===== design/flow/config.mk =====
export PLATFORM = sky130hd
export DESIGN_NAME = can_node
export DESIGN_NICKNAME = can_node
export VERILOG_FILES = /design/flow/design.v
export SDC_FILE = /design/flow/constraint.sdc
export NUM_CORES = 4
export LEC_CHECK = 0
export ABC_AREA = 1
export CAP_MARGIN = 20
export CELL_PAD_IN_SITES_GLOBAL_PLACEMENT = 2
export CORE_MARGIN = 3
export CORE_UTILIZATION = 42
export CTS_CLUSTER_SIZE = 46
export GPL_ROUTABILITY_DRIVEN = 0
export GPL_TIMING_DRIVEN = 0
export MAX_ROUTING_LAYER = met4
export SLEW_MARGIN = 5

===== design/flow/constraint.sdc =====
create_clock -name core_clock -period 3.36 [get_ports {clk}]
set_input_delay 0.6720 -clock core_clock [delete_from_list [all_inputs] [get_ports {clk}]]
set_output_delay 0.6720 -clock core_clock [all_outputs]
set_load 0.01 [all_outputs]

===== design/flow/design.v =====
`timescale 1ns / 1ps
module CAN_TX(
        input wire clk,
        input wire rst,
        input wire sig,  
        output reg can_tx, output reg rst_n,
        output reg led,
        output reg [14:0] crc_reg,          
        output reg [3:0] dlc,               
        output reg [10:0] id,
        output reg [3:0] current_state,
        output reg [15:0]bit_counter ,
        output reg [63:0] data,
        output reg send_frame, sending_frame,idle      
    );
parameter IDLE = 0, SOF = 1, ID_STATE = 2, RTR = 3, IDE = 4, R0 = 5, DLC_STATE = 6, 
          DATA_STATE = 7, CRC_STATE = 8, DEL1 = 9, ACK_STATE = 10, DEL2 = 11, EOF_STATE = 12;
          parameter DEBOUNCE_MAX = 100000;  
          reg [16:0] debounce_counter;
          reg btn1_stable;
          reg btn1_last;
always @(posedge clk) begin
              if (sig != btn1_last) begin
                  debounce_counter <= DEBOUNCE_MAX;
              end else if (debounce_counter > 0) begin
                  debounce_counter <= debounce_counter - 1;
              end else begin
                  btn1_stable <= sig;
              end
              btn1_last <= sig;  
          end
wire SOF_BIT = 1'b0;
reg [3:0] next_state;
always @(posedge clk)
begin
  if (rst) begin
        rst_n <= 1'b0;
        led <= 1'b0;
        data <= 64'b0;
        id <= 11'b0;
        send_frame <= 1'b0;
        dlc <= 4'b0;
  end
  else if (sig) begin
        rst_n <= 1'b1;
        data <= 64'hAABBCCDDEEFF0001;
        id <= 11'b10000000001;
        send_frame <= 1'b1;
         led <= 1'b1;
        dlc[3:0] <=4'b1000;
    end        
    else begin
        rst_n <= 1'b0;
         led <= 1'b0;
        data <= 64'b0;  
        send_frame <= 1'b0;
     end   
end 
always @ (posedge clk) begin: STATE_MEMORY
    if (rst)
        current_state <= IDLE;
    else if (!send_frame)
        current_state <= IDLE;
    else if (send_frame)
        current_state <= next_state;
end	
always @(*) 
begin: NEXT_STATE_LOGIC
    case (current_state)
        IDLE: 
                next_state = SOF;
        SOF: 
            if (send_frame && !idle)
                next_state = ID_STATE;
            else 
                next_state = SOF;
        ID_STATE: 
            if (sending_frame && bit_counter == 11)begin 
                next_state = RTR; 
                end
            else 
                next_state = ID_STATE;
        RTR: 
            if (sending_frame) 
                next_state = IDE; 
            else 
                next_state = RTR;
        IDE: 
            if (sending_frame) 
                next_state = R0; 
            else 
                next_state = IDE;
        R0:
            if (sending_frame) 
                next_state = DLC_STATE; 
            else 
                next_state = R0;
        DLC_STATE: 
            if (sending_frame && bit_counter == 4) 
                next_state = DATA_STATE; 
            else 
                next_state = DLC_STATE;
        DATA_STATE: 
            if (sending_frame && bit_counter == (dlc * 8)) 
                next_state = CRC_STATE; 
            else 
                next_state = DATA_STATE;
        CRC_STATE: 
            if (sending_frame && bit_counter == 15) 
                next_state = DEL1; 
            else 
                next_state = CRC_STATE;
        DEL1:
            if (sending_frame) 
                next_state = ACK_STATE; 
            else 
                next_state = DEL1;        
        ACK_STATE: 
            if (sending_frame) 
                next_state = DEL2; 
            else 
                next_state = ACK_STATE;
        DEL2:
            if (sending_frame) 
                next_state = EOF_STATE; 
            else 
                next_state = DEL2;
        EOF_STATE: 
            if (sending_frame && bit_counter == 6) begin
                next_state = IDLE; 
                end
            else 
                next_state = EOF_STATE;
        default: 
            next_state = IDLE;
    endcase
end	
always @ (posedge clk) 
begin: OUTPUT_LOGIC
    if (rst) begin
        can_tx <= 1'b1;
        sending_frame <= 1'b0;
        bit_counter <= 0;
        crc_reg <= 15'b0;
        idle <= 1'b1;
    end else if (!rst_n) begin
        can_tx <= 1'b1;          
        sending_frame <= 1'b0;
        bit_counter <= 0;
        crc_reg <= 15'b0;
    end else begin
        case (current_state)
            IDLE: 
                if (send_frame && !sending_frame && idle) begin
                    sending_frame <= 1'b1;
                    idle<=1'b0;
                    can_tx <= SOF_BIT;    
                     end else begin
                        can_tx <= 1'b1;        
                end
            SOF: begin 
               can_tx <= id[10 - bit_counter];
               bit_counter <= bit_counter + 1;
            end
            ID_STATE: 
              begin
                can_tx <= id[10 - bit_counter];   
                bit_counter <= bit_counter + 1;
                if (bit_counter == 11) begin
                    can_tx <= 1'b0;
                    bit_counter <= 0;
                end        
              end
            RTR: 
              begin
                    can_tx <= 1'b0;
            end
            IDE: 
            begin
                can_tx <= 1'b0;   
            end
            R0:
              begin
                can_tx <= dlc[3 - bit_counter];
                 bit_counter <= bit_counter + 1;
            end
            DLC_STATE:
               begin
                can_tx <= dlc[3 - bit_counter];   
                bit_counter <= bit_counter + 1;
                if (bit_counter == 4) begin
                    bit_counter <= 1;
                    can_tx <= data[63];
                end  
            end
            DATA_STATE:  
              begin
                can_tx <= (bit_counter <= 63) ? data[63-bit_counter] : 1'b0;   
                bit_counter <= bit_counter + 1;
                if (bit_counter == (dlc * 8))
                    bit_counter <= 0;
            end
            CRC_STATE: 
            begin
                bit_counter <= bit_counter + 1;
                if (bit_counter == 15)
                    bit_counter <= 0;
            end
            DEL1:  
             begin
                can_tx <= 1'b1; 
            end
            ACK_STATE: 
                can_tx <= 1'b1;   
            DEL2:
            begin
                can_tx <= 1'b1;  
            end
            EOF_STATE:  
            begin
                can_tx <= 1'b1;   
                bit_counter <= bit_counter + 1;
                if (bit_counter == 6) begin
                    bit_counter <= 0;
                    sending_frame <= 0;
                    idle <=1'b1;
                end
            end
            default:
            can_tx <=1;
        endcase
  end  
end
function [14:0] nextCRC;
    input new_bit;
    input [14:0] crc_in;
    begin
        nextCRC[14] = crc_in[13] ^ new_bit;
        nextCRC[13] = crc_in[12] ^ crc_in[14] ^ new_bit;
        nextCRC[12] = crc_in[11];
        nextCRC[11] = crc_in[10] ^ crc_in[14] ^ new_bit;
        nextCRC[10] = crc_in[9];
        nextCRC[9]  = crc_in[8]  ^ crc_in[14] ^ new_bit;
        nextCRC[8]  = crc_in[7];
        nextCRC[7]  = crc_in[6];
        nextCRC[6]  = crc_in[5]  ^ crc_in[14] ^ new_bit;
        nextCRC[5]  = crc_in[4];
        nextCRC[4]  = crc_in[3]  ^ crc_in[14] ^ new_bit;
        nextCRC[3]  = crc_in[2];
        nextCRC[2]  = crc_in[1];
        nextCRC[1]  = crc_in[0]  ^ crc_in[14] ^ new_bit;
        nextCRC[0]  = new_bit;
    end
endfunction
endmodule
`timescale 1ns / 1ps
module CAN_RX (
    input wire clk,
    input wire rst,
    input wire can_rx_buf, 
    output reg SOF_detected,
    output reg receiving_frame,
    output reg can_rx,
    output reg [10:0] id_rx,     
    output reg [3:0] dlc_rx,     
    output reg [63:0] crc_rx,
    output reg [63:0] data_rx,   
    output reg [3:0] current_state,
    output reg [31:0] state_ascii,
    output reg red,
    output reg green,
    output reg blue,
    output reg debug_led,
    output reg [15:0]bit_counter, 
    output reg frame_valid  
);
    reg [14:0] crc_reg;
    reg rtr;
    reg r0;
    reg sof;
    reg [4:0] next_state;
    reg rst_n;
    parameter IDLE = 0, SOF = 1, ID_STATE = 2, RTR = 3, IDE = 4, R0 = 5, DLC_STATE = 6, 
              DATA_STATE = 7, CRC_STATE = 8, DEL1 = 9, ACK_STATE = 10, DEL2=11, EOF_STATE = 12;
    reg [3:0] data_length;
always @(*) begin
        case (current_state)
            IDLE:       state_ascii = "IDLE";  
            SOF:        state_ascii = "SOF ";  
            ID_STATE:   state_ascii = "ID  ";  
            RTR:        state_ascii = "RTR ";  
            IDE:        state_ascii = "IDE ";  
            R0:         state_ascii = "R0  ";  
            DLC_STATE:  state_ascii = "DLC ";  
            DATA_STATE: state_ascii = "DATA";  
            CRC_STATE:  state_ascii = "CRC ";  
            DEL1:       state_ascii = "DEL1";  
            ACK_STATE:  state_ascii = "ACK ";  
            DEL2:       state_ascii = "DEL2";  
            EOF_STATE:  state_ascii = "EOF ";  
            default:    state_ascii = "UNK ";  
        endcase
    end
always @(posedge clk)
begin   
    if (rst) begin
    SOF_detected <= 0;
    receiving_frame <= 0;
    end
    else begin
    if (current_state == IDLE && !can_rx && !SOF_detected)begin
    SOF_detected <=1;
    receiving_frame <= 1'b1;
    end
    else begin
    if (current_state != IDLE && SOF_detected)
    SOF_detected <=1;
    end
    if (current_state == EOF_STATE && bit_counter==6 && SOF_detected)
    SOF_detected <=0;
    end
end    
always @(posedge clk)
begin   
    if (rst) begin
        current_state <= IDLE;
    end
    else if (receiving_frame) begin       
        current_state <= next_state;
    end        
    else begin
        current_state <= IDLE;
     end
end      
    always @(*) begin
        can_rx = can_rx_buf; 
    end
    always @(*)
    begin: NEXT_STATE_LOGIC
        case (current_state)
            IDLE: 
                if (SOF_detected)
                    next_state = ID_STATE; 
                else 
                    next_state = IDLE;
            SOF: 
                if (bit_counter == 1) 
                    next_state = ID_STATE; 
                else 
                    next_state = SOF;
            ID_STATE: 
                if (frame_valid && bit_counter == 10) 
                    next_state = RTR; 
                else 
                    next_state = ID_STATE;
            RTR: 
                if (frame_valid)
                    next_state = IDE; 
                else 
                    next_state = RTR;
            IDE: 
                if (frame_valid) 
                    next_state = R0; 
                else 
                    next_state = IDE;
            R0:
                if (frame_valid) 
                    next_state = DLC_STATE; 
                else 
                    next_state = R0;
            DLC_STATE: 
                if (frame_valid && bit_counter == 3) 
                    next_state = DATA_STATE; 
                else 
                    next_state = DLC_STATE;
            DATA_STATE: 
                if (frame_valid && bit_counter == (data_length * 8)) 
                    next_state = CRC_STATE; 
                else 
                    next_state = DATA_STATE;
            CRC_STATE: 
                if (frame_valid && bit_counter == 14) 
                    next_state = DEL1; 
                else 
                    next_state = CRC_STATE;
            DEL1: 
                if (frame_valid) 
                    next_state = ACK_STATE; 
                else 
                    next_state = DEL1;        
            ACK_STATE: 
                if (frame_valid)
                    next_state = DEL2; 
                else 
                    next_state = ACK_STATE;
            DEL2: 
                if (frame_valid) 
                    next_state = EOF_STATE; 
                else 
                    next_state = DEL2;        
            EOF_STATE: 
                if (frame_valid && bit_counter == 6) 
                    next_state = IDLE; 
                else 
                    next_state = EOF_STATE;
            default: 
                next_state = IDLE;
        endcase 
    end	
always @(posedge clk)
begin
  if (rst) begin
    frame_valid <= 1'b0;
    debug_led <= 1'b0;
    id_rx <= 11'b0;
    dlc_rx <= 4'b0;
    data_rx <= 64'b0;
    crc_rx <= 64'b0;
    bit_counter <= 0;
    red <= 1'b0;
    green <= 1'b0;
    blue <= 1'b0;
    data_length = 4'b0;
  end
  else
  case (current_state)
  IDLE: begin
             if (receiving_frame && !frame_valid) begin
                 frame_valid <= 1'b1;
                 debug_led <= 1'b0;
                 id_rx[10 - bit_counter] <= can_rx;   
                 bit_counter <= bit_counter + 1;
                end else begin
                end 
                end
  SOF: begin
                            red <= 1'b1;
                            green <= 1'b0; 
                            blue <= 1'b1;  
                   id_rx[10 - bit_counter] <= can_rx;          
                   bit_counter <= bit_counter + 1;  
                end
  ID_STATE:  begin
                    id_rx[10 - bit_counter] <= can_rx;
                    bit_counter <= bit_counter + 1;
                    if (bit_counter == 10) begin
                        bit_counter <= 0;
                    end
                end
   RTR:   begin
                end
                IDE:   begin                           
                end
                R0:   begin                        
                end
  DLC_STATE: begin 
                    case (bit_counter)
                        0: dlc_rx[3] <= can_rx;   
                        1: dlc_rx[2] <= can_rx;
                        2: dlc_rx[1] <= can_rx;
                        3: dlc_rx[0] <= can_rx;   
                    endcase
                    bit_counter <= bit_counter + 1;
                    if (bit_counter == 3) begin
                        bit_counter <= 1;
                        red <= 1'b1;
                         green <= 1'b1; 
                         blue <= 1'b0;  
                    end
                end
                DATA_STATE:  begin
                    case (dlc_rx)
                                    4'b0000: data_length = 0;        
                                    4'b0001: data_length = 1;        
                                    4'b0010: data_length = 2;       
                                    4'b0011: data_length = 3;       
                                    4'b0100: data_length = 4;       
                                    4'b0101: data_length = 5;       
                                    4'b0110: data_length = 6;       
                                    4'b0111: data_length = 7;       
                                    4'b1000: data_length = 8;       
                           default: data_length = 0;     
                     endcase
                    if (((data_length*8))-bit_counter <= 63)
                    data_rx[((data_length*8))-bit_counter] <= can_rx;
                    bit_counter <= bit_counter + 1;
                    if (bit_counter == (data_length * 8) ) begin
                        bit_counter <= 0;
                        red <= 1'b1;
                            green <= 1'b0; 
                            blue <= 1'b0;  
                    end
                end
                CRC_STATE:  begin
                    crc_rx[bit_counter] <= can_rx;
                    bit_counter <= bit_counter + 1;
                    if (bit_counter == 14) begin
                        bit_counter <= 0;
                    end
                end
                DEL1:  begin
                end
                ACK_STATE:   begin
                end
                DEL2:  begin
                   red <= 1'b1;
                   green <= 1'b0; 
                   blue <= 1'b0;  
                end
                EOF_STATE:  begin
                    if (can_rx == 1'b1)    
                    bit_counter <= bit_counter + 1;
                    if (bit_counter == 4) begin
                        id_rx <= 11'b00000000000;
                        dlc_rx <= 4'b0000;
                    end      
                    if (bit_counter == 6) begin
                        bit_counter <= 0;
                        frame_valid <= 1'b0;   
                        debug_led <= 1'b1;
                        red <= 1'b0;
                        green <= 1'b1; 
                        blue <= 1'b1;
                    end
   end
   endcase                 
end   
endmodule
module can_node (
    input  wire        clk,
    input  wire        rst,
    input  wire        tx_sig,
    output wire        tx_can_tx,
    output wire        tx_rst_n,
    output wire        tx_led,
    output wire [14:0] tx_crc_reg,
    output wire [3:0]  tx_dlc,
    output wire [10:0] tx_id,
    output wire [3:0]  tx_current_state,
    output wire [15:0] tx_bit_counter,
    output wire [63:0] tx_data,
    output wire        tx_send_frame,
    output wire        tx_sending_frame,
    output wire        tx_idle,
    input  wire        rx_can_rx_buf,
    output wire        rx_SOF_detected,
    output wire        rx_receiving_frame,
    output wire        rx_can_rx,
    output wire [10:0] rx_id_rx,
    output wire [3:0]  rx_dlc_rx,
    output wire [63:0] rx_crc_rx,
    output wire [63:0] rx_data_rx,
    output wire [3:0]  rx_current_state,
    output wire [31:0] rx_state_ascii,
    output wire        rx_red,
    output wire        rx_green,
    output wire        rx_blue,
    output wire        rx_debug_led,
    output wire [15:0] rx_bit_counter,
    output wire        rx_frame_valid
);
    CAN_TX u_tx (
        .clk(clk), .rst(rst), .sig(tx_sig),
        .can_tx(tx_can_tx), .rst_n(tx_rst_n), .led(tx_led),
        .crc_reg(tx_crc_reg), .dlc(tx_dlc), .id(tx_id),
        .current_state(tx_current_state), .bit_counter(tx_bit_counter),
        .data(tx_data), .send_frame(tx_send_frame),
        .sending_frame(tx_sending_frame), .idle(tx_idle)
    );
    CAN_RX u_rx (
        .clk(clk), .rst(rst), .can_rx_buf(rx_can_rx_buf),
        .SOF_detected(rx_SOF_detected), .receiving_frame(rx_receiving_frame),
        .can_rx(rx_can_rx), .id_rx(rx_id_rx), .dlc_rx(rx_dlc_rx),
        .crc_rx(rx_crc_rx), .data_rx(rx_data_rx),
        .current_state(rx_current_state), .state_ascii(rx_state_ascii),
        .red(rx_red), .green(rx_green), .blue(rx_blue),
        .debug_led(rx_debug_led), .bit_counter(rx_bit_counter),
        .frame_valid(rx_frame_valid)
    );
endmodule

===== design/flow/run.sh =====
#!/bin/bash
# the make line also repeats each setting of config.mk as NAME=value (left out here)
make -C /OpenROAD-flow-scripts/flow DESIGN_CONFIG=/design/flow/config.mk WORK_HOME=/design/flow/orfs CLKGATE_MAP_FILE= finish

==> flow_metrics.env, run 1 <==
# physical design summary
export IMPL_yosys_area_share_simple=0.399
export IMPL_top_logic_kind="simple AND/OR/NAND/NOR gates"
export IMPL_synth_edff_count=0
export IMPL_fp_utilization=0.430
export IMPL_area_leaders="dfxtp_1 30%, nand2_1 13%, nor2_1 8.4%"
export IMPL_io_pins=327
export IMPL_yosys_stat_cells=2369
export IMPL_synth_top_area_share=0.300
export IMPL_status="aborted with a tool error"
export IMPL_ys_top_cells_by_count="518 x nand2_1, 335 x nor2_1, 265 x inv_1, 224 x dfxtp_1, 203 x nand3_1"
export IMPL_synth_async_sr_flop_share=0
export IMPL_ys_chip_area_um2=15000
export IMPL_ys_sh_mux=0
export IMPL_synthesis_area_um2=15000
export IMPL_core_area_um2=34800
export IMPL_die_height_um=195
export IMPL_dieArea_um2=37900
export IMPL_synth_xor_area_share=0.0238
export IMPL_ys_seq_share=0.300
export IMPL_ys_sh_adder=0.0234
export IMPL_rows=68
export IMPL_yosysMostFrequentCell="nand2_1"
export IMPL_avgSynthCellArea_um2=6.31
export IMPL_stop_stage="global placement"
export IMPL_ys_types=65
export IMPL_yosysTopAreaCell="dfxtp_1"
export IMPL_synthFlopType="dfxtp_1"
export IMPL_synthAoiAreaFrac=0.105
export IMPL_yosysWarnings=2
export IMPL_ys_seq_elements=224
export IMPL_syn_instance_count=2369
export IMPL_die_w_um=195
export IMPL_stop_error="[ERROR GPL-0301] Utilization 105.509 % exceeds 100%."
==> run 2: changes to the inputs <==
Settings changed: ABC_AREA 1 to 0, CORE_UTILIZATION 42 to 55, CTS_CLUSTER_DIAMETER from default to 339, CTS_CLUSTER_SIZE 46 to default, GPL_ROUTABILITY_DRIVEN 0 to default, GPL_TIMING_DRIVEN 0 to default, HOLD_SLACK_MARGIN from default to -0.1, SLEW_MARGIN 5 to 30, TNS_END_PERCENT from default to 35.
==> flow_metrics.env, run 2 <==
# physical design summary
export IMPL_status="aborted with a tool error"
export IMPL_stop_stage="global placement without I/O"
export IMPL_stop_error="[ERROR GPL-0301] Utilization 111.023 % exceeds 100%."
export IMPL_synth_async_sr_flop_share=0
export IMPL_synth_top_area_share=0.328
export IMPL_ys_types=90
export IMPL_synth_xor_area_share=0.0530
export IMPL_ys_sh_adder=0.0264
export IMPL_core_area_um2=24400
export IMPL_fp_utilization=0.561
export IMPL_avgSynthCellArea_um2=7.62
export IMPL_area_leaders="dfxtp_1 33%, nand2_1 6.6%, buf_4 5.9%"
export IMPL_synth_edff_count=0
export IMPL_ys_seq_share=0.328
export IMPL_die_height_um=164
export IMPL_yosysWarnings=2
export IMPL_yosys_area_share_simple=0.282
export IMPL_ys_chip_area_um2=13700
export IMPL_yosysTopAreaCell="dfxtp_1"
export IMPL_dieArea_um2=26800
export IMPL_ys_sh_mux=0.0305
export IMPL_yosysMostFrequentCell="nand2_1"
export IMPL_die_w_um=164
export IMPL_yosys_stat_cells=1796
export IMPL_top_logic_kind="simple AND/OR/NAND/NOR gates"
export IMPL_ys_top_cells_by_count="241 x nand2_1, 224 x dfxtp_1, 163 x nor2_1, 153 x a21oi_1, 139 x nand3_1"
export IMPL_syn_instance_count=1796
export IMPL_synthFlopType="dfxtp_1"
export IMPL_rows=57
export IMPL_ys_seq_elements=224
export IMPL_synthAoiAreaFrac=0.178
export IMPL_synthesis_area_um2=13700
==> run 3: changes to the inputs <==
Settings changed: CELL_PAD_IN_SITES_GLOBAL_PLACEMENT 2 to 0, CORE_MARGIN 3 to 2, CORE_UTILIZATION 55 to 65, CTS_CLUSTER_DIAMETER 339 to 99, HOLD_SLACK_MARGIN -0.1 to default, TNS_END_PERCENT 35 to default.
Clock period 3.36 ns to 4.11 ns, I/O delays scaled along.
==> flow_metrics.env, run 3 <==
# physical design summary
export IMPL_status="finished with violations"
export IMPL_clk_latency_ps=540
export IMPL_post_place_ws_ps=-232
export IMPL_grt_use_met2=0.647
export IMPL_die_w_um=149
export IMPL_synthesis_area_um2=13700
export IMPL_wl_per_cell_um=20.3
export IMPL_path_clk_slew_ps=60
export IMPL_ys_types=90
export IMPL_hold_end="u_rx.crc_rx[41]"
export IMPL_required_ps=4470
export IMPL_ys_sh_mux=0.0305
export IMPL_maxCapViolCount=0
export IMPL_switchingPower_w=0.00177
export IMPL_fmax_mhz=234
export IMPL_io_pins=327
export IMPL_ys_seq_elements=224
export IMPL_ant_nets=0
export IMPL_path_buffers=2
export IMPL_yosysMostFrequentCell="nand2_1"
export IMPL_endpoint="u_rx.data_rx[49]"
export IMPL_routed_wl_um=47400
export IMPL_gr_total_overflow=0
export IMPL_synth_async_sr_flop_share=0
export IMPL_startpoint="u_rx.dlc_rx[2]"
export IMPL_area_growth_pct=30.9
export IMPL_synth_xor_area_share=0.0530
export IMPL_h_tree_depth=1
export IMPL_tightest_slew_ps=979
export IMPL_leakagePower_nw=6.70
export IMPL_top_logic_kind="simple AND/OR/NAND/NOR gates"
export IMPL_busiest_layer="met2"
export IMPL_yosys_area_share_simple=0.282
export IMPL_combinationalPower_w=0.00122
export IMPL_reg2reg_from="u_rx.dlc_rx[2]"
export IMPL_drv_slew=0
export IMPL_core_area_um2=20800
export IMPL_syn_instance_count=1796
export IMPL_p_sw_frac=0.314
export IMPL_synth_edff_count=0
export IMPL_area_leaders="dfxtp_1 33%, nand2_1 6.6%, buf_4 5.9%"
export IMPL_rsz0062_at_grt="yes"
export IMPL_clkPwrFrac=0.391
export IMPL_use_met3=0.0777
export IMPL_power_group_top="sequential cells"
export IMPL_clock_path_buffers=3
export IMPL_cpPeakStageDelay_ps=610
export IMPL_crit_type="reg2reg"
export IMPL_skew_ps=26.2
export IMPL_vias_per_cell=6.37
export IMPL_ys_top_cells_by_count="241 x nand2_1, 224 x dfxtp_1, 163 x nor2_1, 153 x a21oi_1, 139 x nand3_1"
export IMPL_comb_area_um2=8590
export IMPL_finalHoldViolCount=0
export IMPL_grt_max_degree=114
export IMPL_nets=2079
export IMPL_diodes=0
export IMPL_gp_congestion=0.992
export IMPL_regToRegEndpoint="u_rx.data_rx[49]"
export IMPL_warnings=51
export IMPL_drc=0
export IMPL_grt_use_met1=0.465
export IMPL_synthFlopType="dfxtp_1"
export IMPL_seqPwrFrac=0.392
export IMPL_yosysWarnings=2
export IMPL_intPower_w=0.00386
export IMPL_worstHoldStart="u_rx.crc_rx[41]"
export IMPL_fillerInstances=1189
export IMPL_power_w=0.00562
export IMPL_postCtsHoldBufs=0
export IMPL_critPathLaunchType="register"
export IMPL_ff_latch_area_um2=4500
export IMPL_grt_pass1_wl_um=70100
export IMPL_finalCriticalPeriod_ps=4280
export IMPL_dieArea_um2=22200
export IMPL_die_height_um=149
export IMPL_avgSynthCellArea_um2=7.62
export IMPL_so_faults="setup timing"
export IMPL_yosys_stat_cells=1796
export IMPL_path_depth=14
export IMPL_fp_utilization=0.657
export IMPL_p_clk_w=0.00220
export IMPL_portBuffers=263
export IMPL_cts_root_buf="clkbuf_16"
export IMPL_synthAoiAreaFrac=0.178
export IMPL_hp_class="reg2reg"
export IMPL_ys_sh_adder=0.0264
export IMPL_vdd_drop_max_uv=344
export IMPL_cp_top_family="simple AND/OR/NAND/NOR gates"
export IMPL_synth_top_area_share=0.328
export IMPL_ys_seq_share=0.328
export IMPL_worstSetupEndpointType="register"
export IMPL_period_used=1.04
export IMPL_clock_sinks=224
export IMPL_crit_arrival_ps=4640
export IMPL_grt_pass1_vias=13696
export IMPL_cts_tree="built"
export IMPL_dr_total_vias=14877
export IMPL_p_seq_w=0.00221
export IMPL_setup_viol=19
export IMPL_pwr_share_comb=0.217
export IMPL_yosysTopAreaCell="dfxtp_1"
export IMPL_antenna_found_initial=0
export IMPL_r2r_setup_slack_ps=-170
export IMPL_hpwl_um=32400
export IMPL_numCtsBuffers=23
export IMPL_cp_max_fo=7
export IMPL_fin_ws_ps=-169
export IMPL_ys_chip_area_um2=13700
export IMPL_track_usage=0.397
export IMPL_slew_headroom=0.342
export IMPL_crit_chain="nor2b_2 -> ha_2 -> buf_4 -> buf_4 -> nand3_1 -> nand2_1 -> a21o_1 -> nor3b_1 -> o21ai_1 -> nor4_1 -> nand2b_1 -> or4_4 -> o21ai_1 -> a21oi_1"
export IMPL_rows=53
export IMPL_power_density_nw_per_um2=314
export IMPL_dr_pass1_iters=7
export IMPL_min_path_cells=2
export IMPL_first_iter_violations=1589
export IMPL_slowest_stage="or4_4"
export IMPL_r2r_cells=14
## run 3: timing repair
| action | 4_1_cts | 5_1_grt |
|---|---|---|
| buffers inserted | 2 | 4 |
| setup endpoints to repair | 42 | 75 |
| pin swaps | 11 | 28 |
| gates resized | 26 | 63 |
| gates cloned | 0 | 0 |
## run 3: area by class of cell
type / instances / area share
Clock buffer: 30 / 0.0353
Timing Repair Buffer: 378 / 0.198
Multi-Input combinational cell: 1380 / 0.479
Sequential cell: 224 / 0.251
Tap cell: 275 / 0.0192
Inverter: 40 / 0.00866
Clock inverter: 10 / 0.00803
## run 3: metrics by stage
stage	cells	utilization	hold slack, ps	instance area, um2	TNS [ps]
final	2337	0.861	455	17900	-1230
after global routing	2337	0.861	475	17900	-7620
after CTS	2333	0.844	453	17600	-4.13
after detailed placement	2291	0.800	445	16700	-6290
after global placement	2291	0.800	440	16700	-1490
after floorplan	1857	-	448	14100	-4880
## run 3: routing by layer
| metal | routed length, um | vias to the layer above |
|---|---|---|
| met5 | 0 | - |
| met4 | 2780 | 0 |
| met3 | 4930 | 226 |
| met2 | 22600 | 1028 |
| met1 | 17100 | 6958 |
| li1 | - | 6665 |
==> run 4: changes to the inputs <==
Settings changed: ABC_AREA 0 to default, CELL_PAD_IN_SITES_GLOBAL_PLACEMENT 0 to default, CORE_UTILIZATION 65 to 72, CTS_CLUSTER_DIAMETER 99 to default, CTS_CLUSTER_SIZE from default to 33, MAX_ROUTING_LAYER met4 to default, SETUP_SLACK_MARGIN from default to 1.16, SLEW_MARGIN 30 to 20, TNS_END_PERCENT from default to 5.
Clock period 4.11 ns to 4.14 ns, I/O delays scaled along.
==> flow_metrics.env, run 4 <==
# physical design summary
export IMPL_status="aborted with a tool error"
export IMPL_stop_stage="clock tree synthesis"
export IMPL_stop_error="[ERROR DPL-0033] detailed placement checks failed during check placement."
export IMPL_dieArea_um2=20100
export IMPL_post_place_ws_ps=-407
export IMPL_ys_sh_adder=0.0264
export IMPL_portBuffers=263
export IMPL_io_pins=327
export IMPL_synth_async_sr_flop_share=0
export IMPL_rows=50
export IMPL_top_logic_kind="simple AND/OR/NAND/NOR gates"
export IMPL_yosysTopAreaCell="dfxtp_1"
export IMPL_yosys_stat_cells=1796
export IMPL_syn_instance_count=1796
export IMPL_placed_cell_area_um2=16700
export IMPL_synth_xor_area_share=0.0530
export IMPL_synth_top_area_share=0.328
export IMPL_ys_seq_share=0.328
export IMPL_yosysWarnings=2
export IMPL_ys_chip_area_um2=13700
export IMPL_synthFlopType="dfxtp_1"
export IMPL_synthesis_area_um2=13700
export IMPL_ys_top_cells_by_count="241 x nand2_1, 224 x dfxtp_1, 163 x nor2_1, 153 x a21oi_1, 139 x nand3_1"
export IMPL_die_w_um=142
export IMPL_yosys_area_share_simple=0.282
export IMPL_ys_seq_elements=224
export IMPL_ys_sh_mux=0.0305
export IMPL_core_area_um2=18700
export IMPL_gp_congestion=1.01
export IMPL_avgSynthCellArea_um2=7.62
export IMPL_synthAoiAreaFrac=0.178
export IMPL_area_leaders="dfxtp_1 33%, nand2_1 6.6%, buf_4 5.9%"
export IMPL_hpwl_um=33100
export IMPL_ys_types=90
export IMPL_synth_edff_count=0
export IMPL_die_height_um=142
export IMPL_fp_utilization=0.732
export IMPL_yosysMostFrequentCell="nand2_1"
[run 4: per-stage QoR]
stage	cells	utilization
after floorplan	1857	-
after global placement	2265	0.891
after detailed placement	2265	0.891
==> run 5: changes to the inputs <==
Settings changed: CORE_UTILIZATION 72 to 58, CTS_CLUSTER_SIZE 33 to default, SETUP_SLACK_MARGIN 1.16 to default.
Clock period 4.14 ns to 4.33 ns, I/O delays scaled along.
==> flow_metrics.env, run 5 <==
# physical design summary
export IMPL_status="no timing/DRC/antenna violations"
export IMPL_path_depth=15
export IMPL_hpwl_um=31100
export IMPL_first_iter_violations=1312
export IMPL_synthAoiAreaFrac=0.178
export IMPL_tightest_slew_ps=1150
export IMPL_rows=56
export IMPL_cts_root_buf="clkbuf_16"
export IMPL_path_clk_slew_ps=60
export IMPL_switchingPower_w=0.00157
export IMPL_yosys_stat_cells=1796
export IMPL_ys_seq_elements=224
export IMPL_min_path_cells=2
export IMPL_combinationalPower_w=0.00103
export IMPL_skew_ps=12.9
export IMPL_warnings=50
export IMPL_worstHoldStart="u_rx.crc_rx[39]"
export IMPL_p_sw_frac=0.294
export IMPL_p_clk_w=0.00221
export IMPL_intPower_w=0.00376
export IMPL_fmax_mhz=237
export IMPL_synthFlopType="dfxtp_1"
export IMPL_hold_end="u_rx.crc_rx[39]"
export IMPL_grt_max_degree=113
export IMPL_ys_chip_area_um2=13700
export IMPL_worstSetupEndpointType="register"
export IMPL_wl_per_cell_um=18.4
export IMPL_vias_per_cell=5.95
export IMPL_maxCapViolCount=0
export IMPL_avgSynthCellArea_um2=7.62
export IMPL_portBuffers=263
export IMPL_yosys_area_share_simple=0.282
export IMPL_gp_congestion=0.932
export IMPL_hp_class="reg2reg"
export IMPL_setup_viol=0
export IMPL_crit_type="reg2reg"
export IMPL_required_ps=4710
export IMPL_power_group_top="the clock network"
export IMPL_ys_top_cells_by_count="241 x nand2_1, 224 x dfxtp_1, 163 x nor2_1, 153 x a21oi_1, 139 x nand3_1"
export IMPL_synth_edff_count=0
export IMPL_slowest_stage="or4_4"
export IMPL_nets=2047
export IMPL_dr_total_vias=13988
export IMPL_vdd_drop_max_uv=281
export IMPL_power_w=0.00533
export IMPL_leakagePower_nw=6.52
export IMPL_grt_pass1_vias=12587
export IMPL_crit_chain="nor4b_4 -> ha_4 -> a21oi_4 -> o211a_4 -> or4b_1 -> a211o_1 -> nor3_2 -> o211a_1 -> ha_1 -> nor4bb_1 -> a32oi_1 -> buf_4 -> or4_4 -> o21ai_1 -> a21oi_1"
export IMPL_synth_async_sr_flop_share=0
export IMPL_pwr_share_comb=0.194
export IMPL_ant_nets=0
export IMPL_r2r_cells=15
export IMPL_drc=0
export IMPL_ys_sh_mux=0.0305
export IMPL_reg2reg_from="u_rx.dlc_rx[3]"
export IMPL_clock_sinks=224
export IMPL_ys_seq_share=0.328
export IMPL_power_density_nw_per_um2=304
export IMPL_dieArea_um2=24800
export IMPL_track_usage=0.329
export IMPL_ys_types=90
export IMPL_top_logic_kind="simple AND/OR/NAND/NOR gates"
export IMPL_drv_slew=0
export IMPL_critPathLaunchType="register"
export IMPL_clk_latency_ps=530
export IMPL_dr_pass1_iters=8
export IMPL_die_w_um=158
export IMPL_synth_top_area_share=0.328
export IMPL_finalCriticalPeriod_ps=4220
export IMPL_p_seq_w=0.00209
export IMPL_postCtsHoldBufs=0
export IMPL_startpoint="u_rx.dlc_rx[3]"
export IMPL_stdcell_count=2349
export IMPL_cts_tree="built"
export IMPL_diodes=0
export IMPL_synth_xor_area_share=0.0530
export IMPL_placed_cell_area_um2=16400
export IMPL_ys_sh_adder=0.0264
export IMPL_clkPwrFrac=0.415
export IMPL_regToRegEndpoint="u_rx.data_rx[50]"
export IMPL_comb_area_um2=8370
export IMPL_cpPeakStageDelay_ps=610
export IMPL_clock_path_buffers=3
export IMPL_io_pins=327
export IMPL_rsz0062_at_grt="yes"
export IMPL_final_area_um2=17500
export IMPL_yosysWarnings=2
export IMPL_die_height_um=158
export IMPL_ff_latch_area_um2=4500
export IMPL_routed_wl_um=43300
export IMPL_period_used=0.975
export IMPL_finalHoldViolCount=0
export IMPL_yosysMostFrequentCell="nand2_1"
export IMPL_r2r_setup_slack_ps=110
export IMPL_yosysTopAreaCell="dfxtp_1"
export IMPL_area_leaders="dfxtp_1 33%, nand2_1 6.6%, buf_4 5.9%"
export IMPL_endpoint="u_rx.data_rx[50]"
export IMPL_antenna_found_initial=0
export IMPL_fillerInstances=1827
export IMPL_slew_headroom=0.233
export IMPL_core_area_um2=23300
export IMPL_fp_utilization=0.586
export IMPL_h_tree_depth=1
export IMPL_cp_max_fo=9
export IMPL_path_buffers=1
export IMPL_area_growth_pct=28.2
export IMPL_grt_pass1_wl_um=66400
export IMPL_numCtsBuffers=24
export IMPL_gr_total_overflow=0
export IMPL_cp_top_family="simple AND/OR/NAND/NOR gates"
export IMPL_synthesis_area_um2=13700
export IMPL_syn_instance_count=1796
export IMPL_post_place_cells=2301
export IMPL_seqPwrFrac=0.392
export IMPL_crit_arrival_ps=4610
-- run 5: final cells by class --
cell class | instances | area share
repair buffers | 345 | 0.187
clock buffers | 33 | 0.0379
flip-flops and latches | 224 | 0.257
inverters | 40 | 0.00885
clock inverters | 8 | 0.0102
well taps | 319 | 0.0228
multi-input cells | 1380 | 0.477
-- run 5: layer usage --
| layer | vias up | wire, um | global-route usage |
|---|---|---|---|
| met1 | 6606 | 17600 | 0.421 |
| met4 | 0 | 1840 | 0.152 |
| met5 | - | 0 | 0 |
| li1 | 6607 | - | - |
| met3 | 114 | 3700 | 0.0654 |
| met2 | 661 | 20100 | 0.536 |
-- run 5: timing repair --
item                                    4_1_cts  5_1_grt
endpoints found under the setup margin       38       73
buffers inserted                              1        6
pin swaps                                     1       18
resized                                       6       48
-- run 5: stage by stage --
stage	hold WS [ps]	utilization	TNS [ps]	setup slack [ps]
after floorplan	448	-	-33.9	-4.54
after global placement	441	0.702	0	28.4
after detailed placement	446	0.702	-3120	-235
after CTS	454	0.739	0	5.40
after global routing	473	0.752	-938	-49.2
final	452	0.752	0	107
==> run 6: changes to the inputs <==
Settings changed: CORE_UTILIZATION 58 to 65, TNS_END_PERCENT 5 to default.
Clock period 4.33 ns to 3.17 ns, I/O delays scaled along.
==> flow_metrics.env, run 6 <==
# physical design summary
export IMPL_status="aborted with a tool error"
export IMPL_stop_stage="global routing"
export IMPL_stop_error="[ERROR GRT-0116] Global routing finished with congestion. Check the congestion regions in the DRC Viewer."
export IMPL_synth_xor_area_share=0.0530
export IMPL_die_height_um=149
export IMPL_h_tree_depth=1
export IMPL_hpwl_um=33600
export IMPL_yosysMostFrequentCell="nand2_1"
export IMPL_rows=53
export IMPL_synth_async_sr_flop_share=0
export IMPL_yosys_area_share_simple=0.282
export IMPL_clock_path_buffers=3
export IMPL_ys_chip_area_um2=13700
export IMPL_synthFlopType="dfxtp_1"
export IMPL_ys_seq_share=0.328
export IMPL_track_usage=0.705
export IMPL_clock_sinks=224
export IMPL_avgSynthCellArea_um2=7.62
export IMPL_cts_root_buf="clkbuf_16"
export IMPL_yosysTopAreaCell="dfxtp_1"
export IMPL_syn_instance_count=1796
export IMPL_core_area_um2=20800
export IMPL_io_pins=327
export IMPL_gp_congestion=0.941
export IMPL_synth_edff_count=0
export IMPL_numCtsBuffers=24
export IMPL_yosysWarnings=2
export IMPL_synth_top_area_share=0.328
export IMPL_gr_total_overflow=8
export IMPL_synthesis_area_um2=13700
export IMPL_synthAoiAreaFrac=0.178
export IMPL_die_w_um=149
export IMPL_portBuffers=263
export IMPL_ys_top_cells_by_count="241 x nand2_1, 224 x dfxtp_1, 163 x nor2_1, 153 x a21oi_1, 139 x nand3_1"
export IMPL_ys_seq_elements=224
export IMPL_fp_utilization=0.657
export IMPL_yosys_stat_cells=1796
export IMPL_ys_sh_adder=0.0264
export IMPL_dieArea_um2=22200
export IMPL_ys_types=90
export IMPL_ys_sh_mux=0.0305
export IMPL_area_leaders="dfxtp_1 33%, nand2_1 6.6%, buf_4 5.9%"
export IMPL_top_logic_kind="simple AND/OR/NAND/NOR gates"
## run 6: what timing repair did
action,CTS
hold buffers,0
buffers inserted,26
gates resized,150
endpoints found under the setup margin,160
gates cloned,4
pin swaps,65
## run 6: layer usage
| layer | GRT overflow | global-route usage |
|---|---|---|
| met4 | 4 | 0.705 |
| met5 | 0 | 0.155 |
| met2 | 4 | 0.906 |
| met3 | 0 | 0.542 |
| met1 | 0 | 0.687 |
## run 6: metrics by stage
step	area, um2	std cells	setup TNS (ps)	setup slack, ps	hold WS [ps]
floorplan	14200	1857	-68650	-1160	448
global placement	17900	2430	-80950	-1100	442
detailed placement	17900	2430	-93830	-1250	447
CTS	19700	2500	-67960	-1040	461
==> run 7: changes to the inputs <==
Settings changed: CAP_MARGIN 20 to 35, CORE_ASPECT_RATIO from default to 0.54, CORE_UTILIZATION 65 to 72, GPL_ROUTABILITY_DRIVEN from default to 0, MAX_ROUTING_LAYER from default to met4, MIN_ROUTING_LAYER from default to met2, SETUP_SLACK_MARGIN from default to 1.94.
Clock period 3.17 ns to 7.0 ns, I/O delays scaled along.
==> flow_metrics.env, run 7 <==
# physical design summary
export IMPL_yosys_area_share_simple=0.282
export IMPL_io_pins=327
export IMPL_ys_seq_share=0.328
export IMPL_core_area_um2=18300
export IMPL_synthFlopType="dfxtp_1"
export IMPL_dieArea_um2=20200
export IMPL_fp_utilization=0.746
export IMPL_synthesis_area_um2=13700
export IMPL_ys_seq_elements=224
export IMPL_synth_top_area_share=0.328
export IMPL_ys_sh_adder=0.0264
export IMPL_h_tree_depth=1
export IMPL_numCtsBuffers=21
export IMPL_postCtsHoldBufs=0
export IMPL_status="aborted with a tool error"
export IMPL_cts_root_buf="clkbuf_16"
export IMPL_yosysTopAreaCell="dfxtp_1"
export IMPL_syn_instance_count=1796
export IMPL_gr_total_overflow=159
export IMPL_synth_async_sr_flop_share=0
export IMPL_clock_sinks=224
export IMPL_synthAoiAreaFrac=0.178
export IMPL_yosys_stat_cells=1796
export IMPL_area_leaders="dfxtp_1 33%, nand2_1 6.6%, buf_4 5.9%"
export IMPL_die_height_um=105
export IMPL_portBuffers=263
export IMPL_ys_top_cells_by_count="241 x nand2_1, 224 x dfxtp_1, 163 x nor2_1, 153 x a21oi_1, 139 x nand3_1"
export IMPL_yosysWarnings=2
export IMPL_track_usage=0.829
export IMPL_hpwl_um=33100
export IMPL_ys_chip_area_um2=13700
export IMPL_avgSynthCellArea_um2=7.62
export IMPL_die_w_um=192
export IMPL_ys_types=90
export IMPL_stop_stage="global routing"
export IMPL_synth_xor_area_share=0.0530
export IMPL_rows=36
export IMPL_ys_sh_mux=0.0305
export IMPL_synth_edff_count=0
export IMPL_top_logic_kind="simple AND/OR/NAND/NOR gates"
export IMPL_placed_cell_area_um2=15800
export IMPL_yosysMostFrequentCell="nand2_1"
export IMPL_stop_error="[ERROR GRT-0116] Global routing finished with congestion. Check the congestion regions in the DRC Viewer."
export IMPL_clock_path_buffers=3
==> run 7: what timing repair did <==
action | 4_1_cts
resized | 9
endpoints found under the setup margin | 75
buffers inserted | 0
pin swaps | 0
==> run 7: layer usage <==
metal	overflow	global-route usage
met1	-	-
met2	11	0.852
met3	144	0.971
met4	4	0.546
met5	-	-
==> run 7: per-stage QoR <==
stage	power, W	utilization	hold slack (ps)	setup WS (ps)	cells
after floorplan	0.00176	-	448	1940	1857
after global placement	0.00186	0.857	442	1820	2168
after detailed placement	0.00188	0.860	447	1510	2172
after CTS	0.00301	0.897	457	1940	2207
==> run 8: changes to the inputs <==
Settings changed: ABC_AREA from default to 0, CAP_MARGIN 35 to 20, CELL_PAD_IN_SITES_GLOBAL_PLACEMENT from default to 0, CORE_ASPECT_RATIO 0.54 to default, CTS_CLUSTER_DIAMETER from default to 59, CTS_CLUSTER_SIZE from default to 90, GPL_ROUTABILITY_DRIVEN 0 to default, MIN_ROUTING_LAYER met2 to default, PLACE_DENSITY_LB_ADDON from default to 0.28, SETUP_SLACK_MARGIN 1.94 to default, SLEW_MARGIN 20 to 40, TNS_END_PERCENT from default to 80.
Clock period 7.0 ns to 4.42 ns, I/O delays scaled along.
==> flow_metrics.env, run 8 <==
# physical design summary
export IMPL_syn_instance_count=1796
export IMPL_ys_seq_elements=224
export IMPL_ys_sh_mux=0.0305
export IMPL_synth_top_area_share=0.328
export IMPL_fp_utilization=0.732
export IMPL_ys_types=90
export IMPL_synthAoiAreaFrac=0.178
export IMPL_ys_top_cells_by_count="241 x nand2_1, 224 x dfxtp_1, 163 x nor2_1, 153 x a21oi_1, 139 x nand3_1"
export IMPL_top_logic_kind="simple AND/OR/NAND/NOR gates"
export IMPL_synthesis_area_um2=13700
export IMPL_status="aborted with a tool error"
export IMPL_synth_async_sr_flop_share=0
export IMPL_post_place_cells=2210
export IMPL_gp_congestion=1.04
export IMPL_h_tree_depth=1
export IMPL_yosys_area_share_simple=0.282
export IMPL_synth_edff_count=0
export IMPL_clock_path_buffers=3
export IMPL_io_pins=327
export IMPL_yosysTopAreaCell="dfxtp_1"
export IMPL_synth_xor_area_share=0.0530
export IMPL_rows=50
export IMPL_yosysMostFrequentCell="nand2_1"
export IMPL_portBuffers=263
export IMPL_ys_seq_share=0.328
export IMPL_stop_stage="global routing"
export IMPL_avgSynthCellArea_um2=7.62
export IMPL_yosys_stat_cells=1796
export IMPL_dieArea_um2=20100
export IMPL_die_w_um=142
export IMPL_placed_cell_area_um2=16200
export IMPL_ys_sh_adder=0.0264
export IMPL_hpwl_um=31700
export IMPL_die_height_um=142
export IMPL_cts_root_buf="clkbuf_16"
export IMPL_ys_chip_area_um2=13700
export IMPL_clock_sinks=224
export IMPL_synthFlopType="dfxtp_1"
export IMPL_core_area_um2=18700
export IMPL_area_leaders="dfxtp_1 33%, nand2_1 6.6%, buf_4 5.9%"
export IMPL_numCtsBuffers=15
export IMPL_yosysWarnings=2
==> run 8: timing repair <==
action,4_1_cts
endpoints found under the setup margin,32
pin swaps,4
hold buffers,0
setup buffers,6
resized,18
==> run 8: through the flow <==
| step | setup WS [ps] | TNS (ps) |
|---|---|---|
| floorplan | 6.02 | 0 |
| global placement | 184 | 0 |
| detailed placement | -0.110 | -0.110 |
| CTS | 3.25 | 0 |
==> run 9: changes to the inputs <==
Settings changed: ABC_AREA 0 to 1, CELL_PAD_IN_SITES_GLOBAL_PLACEMENT 0 to default, CORE_ASPECT_RATIO from default to 0.5, CTS_CLUSTER_DIAMETER 59 to 400, CTS_CLUSTER_SIZE 90 to 96, MAX_ROUTING_LAYER met4 to default, PLACE_DENSITY from default to 0.42, PLACE_DENSITY_LB_ADDON 0.28 to default, SLEW_MARGIN 40 to 20, TNS_END_PERCENT 80 to 10.
Clock period 4.42 ns to 3.24 ns, I/O delays scaled along.
==> flow_metrics.env, run 9 <==
# physical design summary
export IMPL_status="aborted with a tool error"
export IMPL_stop_stage="clock tree synthesis"
export IMPL_stop_error="[ERROR DPL-0033] detailed placement checks failed during check placement."
export IMPL_placed_cell_area_um2=19100
export IMPL_ys_sh_mux=0
export IMPL_hpwl_um=43300
export IMPL_gp_congestion=1.10
export IMPL_yosysWarnings=2
export IMPL_synthesis_area_um2=15000
export IMPL_area_leaders="dfxtp_1 30%, nand2_1 13%, nor2_1 8.4%"
export IMPL_die_height_um=106
export IMPL_core_area_um2=20500
export IMPL_rows=37
export IMPL_syn_instance_count=2369
export IMPL_synthAoiAreaFrac=0.105
export IMPL_synth_top_area_share=0.300
export IMPL_synthFlopType="dfxtp_1"
export IMPL_portBuffers=263
export IMPL_io_pins=327
export IMPL_fp_utilization=0.731
export IMPL_yosys_stat_cells=2369
export IMPL_ys_top_cells_by_count="518 x nand2_1, 335 x nor2_1, 265 x inv_1, 224 x dfxtp_1, 203 x nand3_1"
export IMPL_dieArea_um2=22000
export IMPL_yosysTopAreaCell="dfxtp_1"
export IMPL_ys_seq_elements=224
export IMPL_synth_xor_area_share=0.0238
export IMPL_synth_edff_count=0
export IMPL_ys_seq_share=0.300
export IMPL_yosys_area_share_simple=0.399
export IMPL_post_place_ws_ps=-814
export IMPL_ys_sh_adder=0.0234
export IMPL_ys_chip_area_um2=15000
export IMPL_ys_types=65
export IMPL_synth_async_sr_flop_share=0
export IMPL_die_w_um=208
export IMPL_top_logic_kind="simple AND/OR/NAND/NOR gates"
export IMPL_avgSynthCellArea_um2=6.31
export IMPL_yosysMostFrequentCell="nand2_1"
[run 9: per-stage QoR]
stage | hold WS [ps] | cells | TNS (ps) | power, W
floorplan | 446 | 2430 | -9060 | 0.00555
detailed placement | 446 | 3027 | -70410 | 0.00724
global placement | 434 | 3027 | -26430 | 0.00701
==> run 10: changes to the inputs <==
Settings changed: ABC_AREA 1 to 0, CELL_PAD_IN_SITES_GLOBAL_PLACEMENT from default to 0, CORE_ASPECT_RATIO 0.5 to default, CORE_MARGIN 2 to 3, CTS_CLUSTER_DIAMETER 400 to default, CTS_CLUSTER_SIZE 96 to default, MAX_ROUTING_LAYER from default to met4, PLACE_DENSITY 0.42 to default, PLACE_DENSITY_LB_ADDON from default to 0.25, SLEW_MARGIN 20 to 30, TNS_END_PERCENT 10 to default.
Clock period 3.24 ns to 4.28 ns, I/O delays scaled along.
==> flow_metrics.env, run 10 <==
# physical design summary
export IMPL_status="aborted with a tool error"
export IMPL_stop_stage="global routing"
export IMPL_stop_error="[ERROR GRT-0232] Routing congestion too high. Check the congestion heatmap in the GUI."
export IMPL_area_leaders="dfxtp_1 33%, nand2_1 6.6%, buf_4 5.9%"
export IMPL_rows=49
export IMPL_yosysTopAreaCell="dfxtp_1"
export IMPL_ys_chip_area_um2=13700
export IMPL_die_height_um=144
export IMPL_numCtsBuffers=23
export IMPL_ys_top_cells_by_count="241 x nand2_1, 224 x dfxtp_1, 163 x nor2_1, 153 x a21oi_1, 139 x nand3_1"
export IMPL_gr_total_overflow=612
export IMPL_core_area_um2=18300
export IMPL_yosys_stat_cells=1796
export IMPL_clock_sinks=224
export IMPL_syn_instance_count=1796
export IMPL_io_pins=327
export IMPL_gp_congestion=1.06
export IMPL_top_logic_kind="simple AND/OR/NAND/NOR gates"
export IMPL_track_usage=0.934
export IMPL_yosysMostFrequentCell="nand2_1"
export IMPL_ys_seq_share=0.328
export IMPL_synthFlopType="dfxtp_1"
export IMPL_ys_types=90
export IMPL_die_w_um=144
export IMPL_yosysWarnings=2
export IMPL_yosys_area_share_simple=0.282
export IMPL_h_tree_depth=1
export IMPL_ys_sh_adder=0.0264
export IMPL_fp_utilization=0.747
export IMPL_clock_path_buffers=3
export IMPL_synth_async_sr_flop_share=0
export IMPL_portBuffers=263
export IMPL_avgSynthCellArea_um2=7.62
export IMPL_ys_sh_mux=0.0305
export IMPL_ys_seq_elements=224
export IMPL_dieArea_um2=20700
export IMPL_synth_top_area_share=0.328
export IMPL_synthAoiAreaFrac=0.178
export IMPL_synth_edff_count=0
export IMPL_hpwl_um=33400
export IMPL_synthesis_area_um2=13700
export IMPL_cts_root_buf="clkbuf_16"
export IMPL_synth_xor_area_share=0.0530
-- run 10: what timing repair did --
action,in CTS
hold buffers,0
buffers inserted,12
pin swaps,17
endpoints found under the setup margin,75
resized,63
-- run 10: per-layer routing --
layer,track usage,GRT overflow
met5,-,-
met1,0.861,14
met4,1.00,183
met2,1.07,380
met3,0.819,35
-- run 10: through the flow --
step | cell area (um2) | util | hold WS [ps] | setup slack, ps | std cells
after CTS | 17400 | 0.947 | 454 | -111 | 2269
after detailed placement | 16300 | 0.889 | 447 | -395 | 2218
after global placement | 16300 | 0.889 | 440 | 3.05 | 2218
after floorplan | 14000 | - | 448 | -54.5 | 1857
==> run 11: changes to the inputs <==
Settings changed: ABC_AREA 0 to 1, CAP_MARGIN 20 to 30, CELL_PAD_IN_SITES_GLOBAL_PLACEMENT 0 to 2, CORE_MARGIN 3 to 9, CORE_UTILIZATION 72 to 34, CTS_CLUSTER_SIZE from default to 46, GPL_ROUTABILITY_DRIVEN from default to 0, GPL_TIMING_DRIVEN from default to 0, MAX_ROUTING_LAYER met4 to met5, PLACE_DENSITY_LB_ADDON 0.25 to default, SLEW_MARGIN 30 to 15.
Clock period 4.28 ns to 3.36 ns, I/O delays scaled along.
==> flow_metrics.env, run 11 <==
# physical design summary
export IMPL_status="finished with violations"
export IMPL_so_faults="setup timing"
export IMPL_clk_latency_ps=570
export IMPL_tightest_slew_ps=994
export IMPL_area_leaders="dfxtp_1 30%, nand2_1 13%, nor2_1 8.4%"
export IMPL_cp_max_fo=4
export IMPL_grt_pass1_wl_um=94700
export IMPL_fillerInstances=4501
export IMPL_whs_ps=444
export IMPL_hold_end="u_rx.data_rx[63]"
export IMPL_diodes=0
export IMPL_worstHoldStart="u_rx.data_rx[63]"
export IMPL_post_place_cells=3279
export IMPL_yosysWarnings=2
export IMPL_routed_wl_um=62300
export IMPL_cts_tree="built"
export IMPL_path_common_cell="nand2_2"
export IMPL_cpPeakStageDelay_ps=380
export IMPL_period_used=1.17
export IMPL_setup_tns_final_ps=-32060
export IMPL_ys_seq_elements=224
export IMPL_finalHoldViolCount=0
export IMPL_h_tree_depth=1
export IMPL_setup_viol=102
export IMPL_yosysTopAreaCell="dfxtp_1"
export IMPL_ff_latch_area_um2=4520
export IMPL_pwr_share_comb=0.442
export IMPL_intPower_w=0.00591
export IMPL_fp_utilization=0.346
export IMPL_dieArea_um2=51900
export IMPL_grt_max_degree=22
export IMPL_seqPwrFrac=0.264
export IMPL_rows=76
export IMPL_startpoint="u_rx.dlc_rx[1]"
export IMPL_area_growth_pct=45.3
export IMPL_p_seq_w=0.00275
export IMPL_switchingPower_w=0.00449
export IMPL_hpwl_um=47300
export IMPL_track_usage=0.225
export IMPL_slowest_stage="nor4_4"
export IMPL_cp_top_family="simple AND/OR/NAND/NOR gates"
export IMPL_postCtsHoldBufs=0
export IMPL_fin_ws_ps=-569
export IMPL_path_clk_slew_ps=60
export IMPL_ys_sh_adder=0.0234
export IMPL_die_height_um=228
export IMPL_min_path_cells=2
export IMPL_vias_per_cell=4.96
export IMPL_maxCapViolCount=0
export IMPL_synthesis_area_um2=15000
export IMPL_die_w_um=228
export IMPL_warnings=49
export IMPL_first_iter_violations=1110
export IMPL_synth_async_sr_flop_share=0
export IMPL_yosys_area_share_simple=0.399
export IMPL_hp_class="reg2reg"
export IMPL_ys_types=65
export IMPL_r2r_cells=25
export IMPL_drv_slew=0
export IMPL_p_sw_frac=0.432
export IMPL_antenna_found_initial=0
export IMPL_grt_pass1_vias=16165
export IMPL_portBuffers=263
export IMPL_yosys_stat_cells=2369
export IMPL_ant_nets=0
export IMPL_ys_chip_area_um2=15000
export IMPL_synth_top_area_share=0.300
export IMPL_path_depth=25
export IMPL_synthAoiAreaFrac=0.105
export IMPL_worstSetupEndpointType="register"
export IMPL_clkPwrFrac=0.294
export IMPL_required_ps=3800
export IMPL_synthFlopType="dfxtp_1"
export IMPL_ys_seq_share=0.300
export IMPL_synth_edff_count=0
export IMPL_io_pins=327
export IMPL_power_density_nw_per_um2=479
export IMPL_slew_headroom=0.338
export IMPL_syn_instance_count=2369
export IMPL_ys_sh_mux=0
export IMPL_gr_total_overflow=0
export IMPL_numCtsBuffers=28
export IMPL_stdcell_count=3440
export IMPL_yosysMostFrequentCell="nand2_1"
export IMPL_wl_per_cell_um=18.1
export IMPL_comb_area_um2=9650
export IMPL_reg2reg_from="u_rx.dlc_rx[1]"
export IMPL_skew_ps=19.0
export IMPL_path_buffers=4
export IMPL_finalCriticalPeriod_ps=3930
export IMPL_vdd_drop_max_uv=333
export IMPL_crit_type="reg2reg"
export IMPL_combinationalPower_w=0.00459
export IMPL_dr_pass1_iters=5
export IMPL_core_area_um2=43300
export IMPL_clock_sinks=224
export IMPL_power_group_top="combinational cells"
export IMPL_fmax_mhz=255
export IMPL_p_clk_w=0.00306
export IMPL_crit_arrival_ps=4360
export IMPL_avgSynthCellArea_um2=6.31
export IMPL_drc=0
export IMPL_endpoint="u_rx.data_rx[19]"
export IMPL_dr_total_vias=17070
export IMPL_clock_path_buffers=3
export IMPL_synth_xor_area_share=0.0238
export IMPL_r2r_setup_slack_ps=-570
export IMPL_critPathLaunchType="register"
export IMPL_rsz0062_at_grt="yes"
export IMPL_ys_top_cells_by_count="518 x nand2_1, 335 x nor2_1, 265 x inv_1, 224 x dfxtp_1, 203 x nand3_1"
export IMPL_regToRegEndpoint="u_rx.data_rx[19]"
export IMPL_nets=2867
export IMPL_leakagePower_nw=9.32
export IMPL_cts_root_buf="clkbuf_16"
export IMPL_top_logic_kind="simple AND/OR/NAND/NOR gates"
[run 11: layout make-up]
type	count	area share
Multi-Input combinational cell	1722	0.444
Sequential cell	224	0.208
Timing Repair Buffer	375	0.165
Inverter	295	0.0534
Buffer	189	0.0532
Clock buffer	41	0.0387
Tap cell	585	0.0337
Clock inverter	9	0.00357
[run 11: metal layers]
layer  part of all wire  GRT usage
met1               0.43      0.280
met2               0.48      0.391
met3              0.059     0.0426
met4              0.024     0.0615
met5                  0          0
[run 11: stage by stage]
| stage | setup WS [ps] | total power [W] | utilization | area, um2 |
|---|---|---|---|---|
| 2_1_floorplan | -93.9 | 0.00537 | - | 15300 |
| 6_report | -569 | 0.0104 | 0.502 | 21700 |
| 3_3_place_gp | -928 | 0.00645 | 0.432 | 18700 |
| 5_1_grt | -843 | 0.0110 | 0.502 | 21700 |
| 4_1_cts | -536 | 0.0101 | 0.474 | 20500 |
| 3_5_place_dp | -933 | 0.00648 | 0.432 | 18700 |
[run 11: what timing repair did]
item,4_1_cts,5_1_grt
buffers inserted,47,62
gates cloned,0,1
hold endpoints to repair,0,0
gates resized,145,200
setup endpoints to repair,165,179
pin swaps,56,81
==> run 12: changes to the inputs <==
Settings changed: ABC_AREA 1 to default, CAP_MARGIN 30 to 20, CELL_PAD_IN_SITES_GLOBAL_PLACEMENT 2 to default, CORE_MARGIN 9 to 2, CORE_UTILIZATION 34 to 40, CTS_CLUSTER_SIZE 46 to default, GPL_ROUTABILITY_DRIVEN 0 to default, GPL_TIMING_DRIVEN 0 to default, MAX_ROUTING_LAYER met5 to default, SLEW_MARGIN 15 to 10.
Clock period 3.36 ns to 8.11 ns, I/O delays scaled along.
==> flow_metrics.env, run 12 <==
# physical design summary
export IMPL_fin_ws_ps=2470
export IMPL_grt_pass1_wl_um=69600
export IMPL_switchingPower_w=0.000857
export IMPL_diodes=0
export IMPL_grt_pass1_vias=12349
export IMPL_clkPwrFrac=0.434
export IMPL_io_pins=327
export IMPL_post_place_ws_ps=2600
export IMPL_combinationalPower_w=0.000493
export IMPL_routed_wl_um=44500
export IMPL_path_clk_slew_ps=60
export IMPL_die_height_um=189
export IMPL_ctsResizeCount=0
export IMPL_seqPwrFrac=0.393
export IMPL_p_sw_frac=0.301
export IMPL_tightest_slew_ps=1060
export IMPL_finalCriticalPeriod_ps=5640
export IMPL_die_w_um=189
export IMPL_regToRegEndpoint="u_rx.data_rx[22]"
export IMPL_placed_cell_area_um2=16000
export IMPL_vdd_drop_max_uv=149
export IMPL_path_depth=16
export IMPL_drc=0
export IMPL_hold_end="u_rx.crc_rx[33]"
export IMPL_synth_top_area_share=0.328
export IMPL_gp_congestion=0.920
export IMPL_clock_sinks=224
export IMPL_avgSynthCellArea_um2=7.62
export IMPL_final_area_um2=16900
export IMPL_yosysTopAreaCell="dfxtp_1"
export IMPL_nets=1985
export IMPL_endpoint="u_rx.data_rx[22]"
export IMPL_crit_type="reg2reg"
export IMPL_path_common_cell="ha_1"
export IMPL_power_density_nw_per_um2=168
export IMPL_p_seq_w=0.00112
export IMPL_core_area_um2=33600
export IMPL_leakagePower_nw=6.16
export IMPL_clk_latency_ps=550
export IMPL_p_clk_w=0.00123
export IMPL_slowest_stage="dfxtp_1"
export IMPL_synthesis_area_um2=13700
export IMPL_fp_utilization=0.407
export IMPL_antenna_found_initial=0
export IMPL_h_tree_depth=1
export IMPL_ys_top_cells_by_count="241 x nand2_1, 224 x dfxtp_1, 163 x nor2_1, 153 x a21oi_1, 139 x nand3_1"
export IMPL_stdcell_count=2420
export IMPL_skew_ps=14.9
export IMPL_ys_seq_share=0.328
export IMPL_area_leaders="dfxtp_1 33%, nand2_1 6.6%, buf_4 5.9%"
export IMPL_dr_total_vias=13475
export IMPL_hp_class="reg2reg"
export IMPL_yosys_area_share_simple=0.282
export IMPL_setup_tns_final_ps=0
export IMPL_finalHoldViolCount=0
export IMPL_crit_chain="inv_1 -> ha_1 -> nor2b_1 -> maj3_2 -> xnor2_1 -> nand2_1 -> or4b_1 -> nor3_1 -> o211a_1 -> ha_1 -> nor4bb_1 -> a32oi_1 -> buf_4 -> or2_1 -> o41ai_1 -> a21oi_1"
export IMPL_startpoint="u_rx.bit_counter[0]"
export IMPL_grt_max_degree=104
export IMPL_rsz0062_at_grt="no"
export IMPL_setup_viol=0
export IMPL_pwr_share_comb=0.173
export IMPL_rows=67
export IMPL_synthAoiAreaFrac=0.178
export IMPL_required_ps=8510
export IMPL_cp_max_fo=24
export IMPL_crit_arrival_ps=6030
export IMPL_ys_sh_mux=0.0305
export IMPL_synth_edff_count=0
export IMPL_numCtsBuffers=27
export IMPL_yosys_stat_cells=1796
export IMPL_min_path_cells=2
export IMPL_first_iter_violations=844
export IMPL_r2r_setup_slack_ps=2470
export IMPL_portBuffers=263
export IMPL_critPathLaunchType="register"
export IMPL_cts_root_buf="clkbuf_16"
export IMPL_synthFlopType="dfxtp_1"
export IMPL_dieArea_um2=35700
export IMPL_drv_slew=0
export IMPL_worstSetupEndpointType="register"
export IMPL_yosysMostFrequentCell="nand2_1"
export IMPL_area_growth_pct=23.5
export IMPL_worstHoldStart="u_rx.crc_rx[33]"
export IMPL_synth_async_sr_flop_share=0
export IMPL_maxCapViolCount=0
export IMPL_intPower_w=0.00199
export IMPL_top_logic_kind="simple AND/OR/NAND/NOR gates"
export IMPL_ys_chip_area_um2=13700
export IMPL_warnings=46
export IMPL_power_group_top="the clock network"
export IMPL_whs_ps=455
export IMPL_post_place_cells=2369
export IMPL_ys_sh_adder=0.0264
export IMPL_slew_headroom=0.292
export IMPL_dr_pass1_iters=5
export IMPL_reg2reg_from="u_rx.bit_counter[0]"
export IMPL_gr_total_overflow=0
export IMPL_track_usage=0.239
export IMPL_postCtsSetupBuffers=0
export IMPL_postCtsHoldBufs=0
export IMPL_period_used=0.695
export IMPL_cpPeakStageDelay_ps=890
export IMPL_fmax_mhz=177
export IMPL_cts_tree="built"
export IMPL_clock_path_buffers=3
export IMPL_ys_types=90
export IMPL_hpwl_um=32100
export IMPL_ys_seq_elements=224
export IMPL_wl_per_cell_um=18.4
export IMPL_status="no timing/DRC/antenna violations"
export IMPL_syn_instance_count=1796
export IMPL_yosysWarnings=2
export IMPL_vias_per_cell=5.57
export IMPL_path_buffers=2
export IMPL_cp_top_family="simple AND/OR/NAND/NOR gates"
export IMPL_ant_nets=0
export IMPL_synth_xor_area_share=0.0530
export IMPL_r2r_cells=16
[run 12: layout make-up]
type,count,area [um2]
Inverter,40,150
Multi-Input combinational cell,1380,8040
Clock buffer,35,756
Clock inverter,13,155
Tap cell,448,561
Fill cell,3315,16700
Sequential cell,224,4480
Timing Repair Buffer,280,2760
[run 12: per-stage QoR]
stage | utilization | total power, W
floorplan | - | 0.00152
global placement | 0.475 | 0.00162
detailed placement | 0.475 | 0.00162
CTS | 0.502 | 0.00287
global route | 0.503 | 0.00296
finish | 0.503 | 0.00285
[run 12: layer usage]
layer | track usage | wire (um) | share of wire | vias up
met3 | 0.0491 | 3470 | 0.078 | 73
met2 | 0.394 | 20600 | 0.46 | 556
met4 | 0.0640 | 1100 | 0.025 | 0
met1 | 0.317 | 19300 | 0.43 | 6365
met5 | 0 | 0 | 0 | -
li1 | - | - | - | 6481
Power figures rest on the tool's default switching activity, not on a simulated workload.
